==> run a <==
Design ALU, start of the top module:
module ALU(
    clk,
    rst_n,
    valid,
    ready,
    mode,
    in_A,
    in_B,
    out
);
export LEC_CHECK = 0
export CAP_MARGIN = 20
export CORE_MARGIN = 2
export CORE_UTILIZATION = 67
export CTS_CLUSTER_DIAMETER = 32
export HOLD_SLACK_MARGIN = 0.3
export SETUP_SLACK_MARGIN = -0.22
export SLEW_MARGIN = 20
create_clock -name core_clock -period 2.92 [get_ports {clk}]
run.sh (not shown) runs the stock make flow with config.mk's settings and CLKGATE_MAP_FILE=.
==> run b: changes against run a <==
- ABC_AREA: default -> 1
- CAP_MARGIN: 20 -> 0
- CORE_UTILIZATION: 67 -> 72
- CTS_CLUSTER_DIAMETER: 32 -> 103
- CTS_CLUSTER_SIZE: default -> 72
- SETUP_SLACK_MARGIN: -0.22 -> -0.3
==> flow/constraint.sdc (replaced) <==
create_clock -name core_clock -period 4.14 [get_ports {clk}]
set_input_delay 0.8280 -clock core_clock [delete_from_list [all_inputs] [get_ports {clk}]]
set_output_delay 0.8280 -clock core_clock [all_outputs]
set_load 0.01 [all_outputs]
==> run c: changes against run a <==
- ABC_AREA: default -> 1
- CORE_ASPECT_RATIO: default -> 0.5
- CORE_UTILIZATION: 67 -> 72
- CTS_CLUSTER_DIAMETER: 32 -> 394
- CTS_CLUSTER_SIZE: default -> 100
- HOLD_SLACK_MARGIN: 0.3 -> default
- SETUP_SLACK_MARGIN: -0.22 -> default
==> flow/constraint.sdc (replaced) <==
create_clock -name core_clock -period 3.48 [get_ports {clk}]
set_input_delay 0.6960 -clock core_clock [delete_from_list [all_inputs] [get_ports {clk}]]
set_output_delay 0.6960 -clock core_clock [all_outputs]
set_load 0.01 [all_outputs]
==> run d: changes against run a <==
- CTS_CLUSTER_DIAMETER: 32 -> default
- HOLD_SLACK_MARGIN: 0.3 -> default
- SETUP_SLACK_MARGIN: -0.22 -> default
==> flow/constraint.sdc (replaced) <==
create_clock -name core_clock -period 3.37 [get_ports {clk}]
set_input_delay 0.6740 -clock core_clock [delete_from_list [all_inputs] [get_ports {clk}]]
set_output_delay 0.6740 -clock core_clock [all_outputs]
set_load 0.01 [all_outputs]
==> comparison <==
- Run a never finished: it broke off in global routing on GRT-0232. Run d ran to the end with violations: negative setup slack. Run b completed with no timing, DRC or antenna violations. Run c ran to the end with no violations.
- Cell count: run d is lower than run b (about 23%).
- Total power, highest first: run d, run c, run b.
- In run c the critical path depth is higher than in run b, by 2.
- Clock skew: run d < run b < run c.
- Against run d, the sequential power of run c is larger by about 2%.
- In clock-buffer cell count, run b and run c do not differ.
==> figures <==
| metric | run d | run c | run a | run b |
|---|---|---|---|---|
| Run status | failed layout checks | complete, no violations | aborted with a tool error | complete, no violations |
| Failing step | - | - | global routing | - |
| Violated checks | negative setup slack | - | - | - |
| Die height | 126 µm | 92.8 µm | 126 µm | 130 µm |
| Total number of sequential cells | 107 | 107 | - | 107 |
| Multiplexer area fraction after synthesis | 1.74% | 0% | 1.74% | 0% |
| Count of endpoints failing setup in the final report | 2 | 0 | - | 0 |
| Switching power of the nets | 7.67 mW | 7.99 mW | - | 6.51 mW |
| Multi-input gate area | 6910 µm² | 7260 µm² | - | 7260 µm² |
| Highest metal layer used by the detailed router | met4 | met5 | - | met4 |
| Most popular library cell in the synthesized design by count | o21ai_0 | nand2_1 | o21ai_0 | nand2_1 |
| Final non-clock buffer share | 18.5% | 11.7% | - | 11.3% |
| Worst slew margin relative to its limit | 42.3% | 29.8% | - | 16.0% |
| Clk ins delay skew pair | 380 ps | 380 ps | - | 380 ps |
| Clock slew seen by the registers of the worst setup and hold paths | 90 ps | 90 ps | - | 90 ps |
| Fill cell count | 828 | 1009 | - | 1031 |

* * *

==> wip/maple <==
Starting RTL as in the previous note.
Settings: LEC_CHECK=0, CAP_MARGIN=20, CORE_MARGIN=2, CORE_UTILIZATION=67, CTS_CLUSTER_DIAMETER=28, CTS_CLUSTER_SIZE=26, SETUP_SLACK_MARGIN=0.48, SLEW_MARGIN=20; clock period 3.37 ns.
==> inputs of wip/harbor, as changes to wip/maple <==
--- a/flow/config.mk
+++ b/flow/config.mk
@@ -8,7 +8,4 @@
 export CAP_MARGIN = 20
 export CORE_MARGIN = 2
-export CORE_UTILIZATION = 67
-export CTS_CLUSTER_DIAMETER = 28
-export CTS_CLUSTER_SIZE = 26
-export SETUP_SLACK_MARGIN = 0.48
+export CORE_UTILIZATION = 22
 export SLEW_MARGIN = 20
==> flow/constraint.sdc (replaced) <==
create_clock -name core_clock -period 11.9 [get_ports {clk}]
set_input_delay 2.3800 -clock core_clock [delete_from_list [all_inputs] [get_ports {clk}]]
set_output_delay 2.3800 -clock core_clock [all_outputs]
set_load 0.01 [all_outputs]
==> inputs of wip/zinc, as changes to wip/maple <==
--- a/flow/config.mk
+++ b/flow/config.mk
@@ -8,7 +8,7 @@
 export CAP_MARGIN = 20
 export CORE_MARGIN = 2
-export CORE_UTILIZATION = 67
-export CTS_CLUSTER_DIAMETER = 28
-export CTS_CLUSTER_SIZE = 26
-export SETUP_SLACK_MARGIN = 0.48
+export CORE_UTILIZATION = 65
+export CTS_CLUSTER_DIAMETER = 32
+export SETUP_SLACK_MARGIN = 0.6
 export SLEW_MARGIN = 20
+export TNS_END_PERCENT = 5
==> flow/constraint.sdc (replaced) <==
create_clock -name core_clock -period 3.48 [get_ports {clk}]
set_input_delay 0.6960 -clock core_clock [delete_from_list [all_inputs] [get_ports {clk}]]
set_output_delay 0.6960 -clock core_clock [all_outputs]
set_load 0.01 [all_outputs]
==> inputs of wip/xenon, as changes to wip/maple <==
--- a/flow/config.mk
+++ b/flow/config.mk
@@ -8,7 +8,4 @@
 export CAP_MARGIN = 20
 export CORE_MARGIN = 2
-export CORE_UTILIZATION = 67
-export CTS_CLUSTER_DIAMETER = 28
-export CTS_CLUSTER_SIZE = 26
-export SETUP_SLACK_MARGIN = 0.48
+export CORE_UTILIZATION = 40
 export SLEW_MARGIN = 20
==> flow/constraint.sdc (replaced) <==
create_clock -name core_clock -period 4.05 [get_ports {clk}]
set_input_delay 0.8100 -clock core_clock [delete_from_list [all_inputs] [get_ports {clk}]]
set_output_delay 0.8100 -clock core_clock [all_outputs]
set_load 0.01 [all_outputs]
==> metrics.csv <==
metric,value,unit
cts_buffers,9,
die_h,162,um
place_congestion,0.965,
area_growth,21.4,%
dp_slack,463,ps
initial_core_util,40.8,%
dpl_cell_area,11700,um^2
rows,57,
async_flop_share,100,%
status,"complete, no violations",
fp.dieW,162,um
core_area,24400,um^2
aoi_share,35.4,%
edf_count,0,
met3_length,2570,um
post_cts_buffers,0,
ios,134,
That was wip/xenon.
==> metrics.csv <==
metric,value,unit
area_growth,37.0,%
cts_buffers,9,
violations,negative setup slack,
met3_length,8920,um
setup_viol,4,
die_h,128,um
fin_ws,-133,ps
status,"complete, but fails checks",
rows,45,
place_congestion,1.06,
That was wip/zinc.
==> metrics.csv <==
metric,value,unit
cts_buffers,9,
fp.dieW,217,um
edf_count,0,
initial_core_util,22.4,%
ios,134,
post_cts_buffers,0,
status,"complete, no violations",
dp_slack,6700,ps
die_h,217,um
That was wip/harbor.
==> metrics.csv <==
metric,value,unit
status,aborted with a tool error,
haltStage,global routing (5_1_grt),
tool.error,"[ERROR DPL-0038] Utilization greater than 100%, impossible to legalize",
die_h,126,um
cts_buffers,9,
post_cts_buffers,58,
dpl_cell_area,12200,um^2
initial_core_util,68.5,%
async_flop_share,100,%
dp_slack,-44.6,ps
That was wip/maple.

* * *

==> build 21: inputs <==
==> flow/design.v <==
module ALU(
    clk,
    rst_n,
    valid,
    ready,
    mode,
    in_A,
    in_B,
    out
);
    input         clk, rst_n;
    input         valid;
    input  [1:0]  mode;  
    output        ready;
    input  [31:0] in_A, in_B;
    output [63:0] out;
    parameter IDLE = 3'd0;
    parameter MUL  = 3'd1;
    parameter DIV  = 3'd2;
    parameter AND = 3'd3;
    parameter OR = 3'd4;
    parameter OUT  = 3'd5;
    reg  [ 2:0] state, state_nxt;
    reg  [ 4:0] counter, counter_nxt;
    reg  [63:0] shreg, shreg_nxt;
    reg  [31:0] alu_in, alu_in_nxt;
    reg  [32:0] alu_out;
    reg         ready;
    assign out = shreg;
    always @(*) begin
        if(state==OUT) ready = 1;
        else ready = 0;
    end
    always @(*) begin
        case(state)
            IDLE: begin
                if(!valid)                state_nxt = IDLE;
                else if(valid && mode==0) state_nxt = MUL;
                else if(valid && mode==1) state_nxt = DIV;
                else if(valid && mode==2) state_nxt = AND;
                else                      state_nxt = OR;
            end
            MUL : state_nxt = (counter==31) ? OUT : MUL;
            DIV : state_nxt = (counter==31) ? OUT : DIV;
            AND : state_nxt = OUT;
            OR  : state_nxt = OUT;
            OUT : state_nxt = IDLE;
            default : state_nxt = IDLE;
        endcase
    end
    always @(*) begin
        if(state==MUL && counter<31) begin
            counter_nxt = counter + 1;
        end
        else if(state==DIV && counter<31) begin
            counter_nxt = counter + 1;
        end
        else begin
            counter_nxt = 0;
        end
    end
    always @(*) begin
        case(state)
            IDLE: begin
                if (valid) begin
                    alu_in_nxt = in_B;
                end
                else begin
                    alu_in_nxt = 0;
                end
            end
            OUT : begin
                alu_in_nxt = 0;
            end
            default: begin
                alu_in_nxt = alu_in;
            end
        endcase
    end
    always @(*) begin
        case(state)
            IDLE: alu_out = 0;
            MUL : begin
                if(shreg[0]==1)
                    alu_out = alu_in + shreg[63:32];
                else
                    alu_out = shreg[63:32];
            end
            DIV : begin
                if(shreg[62:31]>=alu_in) begin
                    alu_out = shreg[62:31] - alu_in;
                end
                else begin 
                    alu_out = shreg[62:31];
                end
            end
            AND : alu_out = shreg[31:0] & alu_in;
            OR  : alu_out = shreg[31:0] | alu_in;
            OUT : alu_out = 0;
            default : alu_out = 0;
        endcase
    end
    always @(*) begin
        case(state)
            IDLE: begin
                if (valid) begin
                    shreg_nxt[31:0] = in_A;
                    shreg_nxt[63:32] = 32'b0;
                end
                else begin
                    shreg_nxt[31:0] = 0;
                    shreg_nxt[63:32] = 32'b0;
                end
            end
            MUL : begin
                shreg_nxt = {alu_out, shreg[31:1]};
            end
            DIV : begin
                shreg_nxt = {alu_out[31:0], shreg[30:0], (shreg[62:31]>=alu_in)};
            end
            AND : shreg_nxt = {31'b0, alu_out};
            OR  : shreg_nxt = {31'b0, alu_out};
            OUT :  
            shreg_nxt = shreg;
            default :  
            shreg_nxt = shreg;
        endcase
    end
    always @(posedge clk or negedge rst_n) begin
        if (!rst_n) begin
            state <= IDLE;
            counter <= 0;
            shreg <= 0;
            alu_in <= 0;
        end
        else begin
            state <= state_nxt;
            counter <= counter_nxt;
            shreg <= shreg_nxt;
            alu_in <= alu_in_nxt;
        end
    end
endmodule
==> flow/run.sh <==
#!/bin/bash
# the make line also repeats each setting of config.mk as NAME=value (left out here)
make -C /OpenROAD-flow-scripts/flow DESIGN_CONFIG=/design/flow/config.mk WORK_HOME=/design/flow/orfs CLKGATE_MAP_FILE= finish
==> flow/config.mk <==
export PLATFORM = sky130hd
export DESIGN_NAME = ALU
export DESIGN_NICKNAME = ALU
export VERILOG_FILES = /design/flow/design.v
export SDC_FILE = /design/flow/constraint.sdc
export NUM_CORES = 4
export LEC_CHECK = 0
export CAP_MARGIN = 20
export CORE_MARGIN = 2
export CORE_UTILIZATION = 40
export CTS_CLUSTER_DIAMETER = 278
export CTS_CLUSTER_SIZE = 98
export PLACE_DENSITY = 0.35
export SLEW_MARGIN = 20
==> flow/constraint.sdc <==
create_clock -name core_clock -period 8.0 [get_ports {clk}]
set_input_delay 1.6000 -clock core_clock [delete_from_list [all_inputs] [get_ports {clk}]]
set_output_delay 1.6000 -clock core_clock [all_outputs]
set_load 0.01 [all_outputs]
==> trial 91 (differences from build 21) <==
- CELL_PAD_IN_SITES_DETAIL_PLACEMENT: not set -> 0
- CELL_PAD_IN_SITES_GLOBAL_PLACEMENT: not set -> 1
- CORE_UTILIZATION: 40 -> 45
- CTS_CLUSTER_DIAMETER: 278 -> not set
- CTS_CLUSTER_SIZE: 98 -> not set
- PLACE_DENSITY: 0.35 -> not set
- SETUP_SLACK_MARGIN: not set -> 0.61
==> flow/constraint.sdc (replaced) <==
create_clock -name core_clock -period 2.36 [get_ports {clk}]
set_input_delay 0.4720 -clock core_clock [delete_from_list [all_inputs] [get_ports {clk}]]
set_output_delay 0.4720 -clock core_clock [all_outputs]
set_load 0.01 [all_outputs]
==> build 31 (differences from build 21) <==
- ABC_AREA: not set -> 1
- CORE_ASPECT_RATIO: not set -> 0.5
- CORE_UTILIZATION: 40 -> 69
- CTS_CLUSTER_DIAMETER: 278 -> not set
- CTS_CLUSTER_SIZE: 98 -> 96
- PLACE_DENSITY: 0.35 -> not set
- TNS_END_PERCENT: not set -> 15
==> flow/constraint.sdc (replaced) <==
create_clock -name core_clock -period 2.74 [get_ports {clk}]
set_input_delay 0.5480 -clock core_clock [delete_from_list [all_inputs] [get_ports {clk}]]
set_output_delay 0.5480 -clock core_clock [all_outputs]
set_load 0.01 [all_outputs]
==> trial 32 (differences from build 21) <==
- CORE_UTILIZATION: 40 -> 67
- CTS_CLUSTER_DIAMETER: 278 -> 32
- CTS_CLUSTER_SIZE: 98 -> not set
- HOLD_SLACK_MARGIN: not set -> -0.1
- PLACE_DENSITY: 0.35 -> not set
- SETUP_SLACK_MARGIN: not set -> -0.27
==> flow/constraint.sdc (replaced) <==
create_clock -name core_clock -period 2.85 [get_ports {clk}]
set_input_delay 0.5700 -clock core_clock [delete_from_list [all_inputs] [get_ports {clk}]]
set_output_delay 0.5700 -clock core_clock [all_outputs]
set_load 0.01 [all_outputs]
==> datasheet_impl.txt <==
Summary of implementation characteristics

Parameter                              Value

Cells and area
  Area share of buffers outside the clock network .................. 0.1225

Critical path
  Type of element capturing the critical path .................. flip-flop
  Startpoint of the lowest-slack register-to-register path .................. alu_in[1]

Floorplan
  Area of the die .................. 26160 um^2
  Chip width .................. 161.7 um

Outcome
  Result of the run .................. complete, no violations

Global routing
  Number of antenna violations at the first check in global routing .................. 0

Synth
  Post-synthesis xor/xnor area fraction .................. 0.04313
the above is filed under build 21

==> datasheet_impl.txt <==
Summary of implementation characteristics

Parameter                              Value

Outcome
  Result of the run .................. finished with violations
  SO Viols .................. setup timing

Timing
  Final setup viols .................. 30
  Slack of the critical path .................. -119.7 ps
the above is filed under build 31

==> datasheet_impl.txt <==
Summary of implementation characteristics

Parameter                              Value

Outcome
  SO Viols .................. setup timing
  Result of the run .................. finished with violations

Floorplan
  Area of the die .................. 23320 um^2

Synth
  Post-synthesis xor/xnor area fraction .................. 0.04313

Critical path
  Type of element capturing the critical path .................. flip-flop
  Startpoint of the lowest-slack register-to-register path .................. shreg[48]

Timing
  Slack of the critical path .................. -807.9 ps
  Final setup viols .................. 64
the above is filed under trial 91

==> datasheet_impl.txt <==
Implementation parameters

Parameter                              Value

Outcome
  Stop stage .................. 5_1_grt
  Error .................. [ERROR DPL-0038] Utilization greater than 100%, impossible to legalize
  Result of the run .................. aborted with a tool error

Synth
  Post-synthesis xor/xnor area fraction .................. 0.04313
the above is filed under trial 32

No activity file was given, so power comes from the tool's default toggle rates.
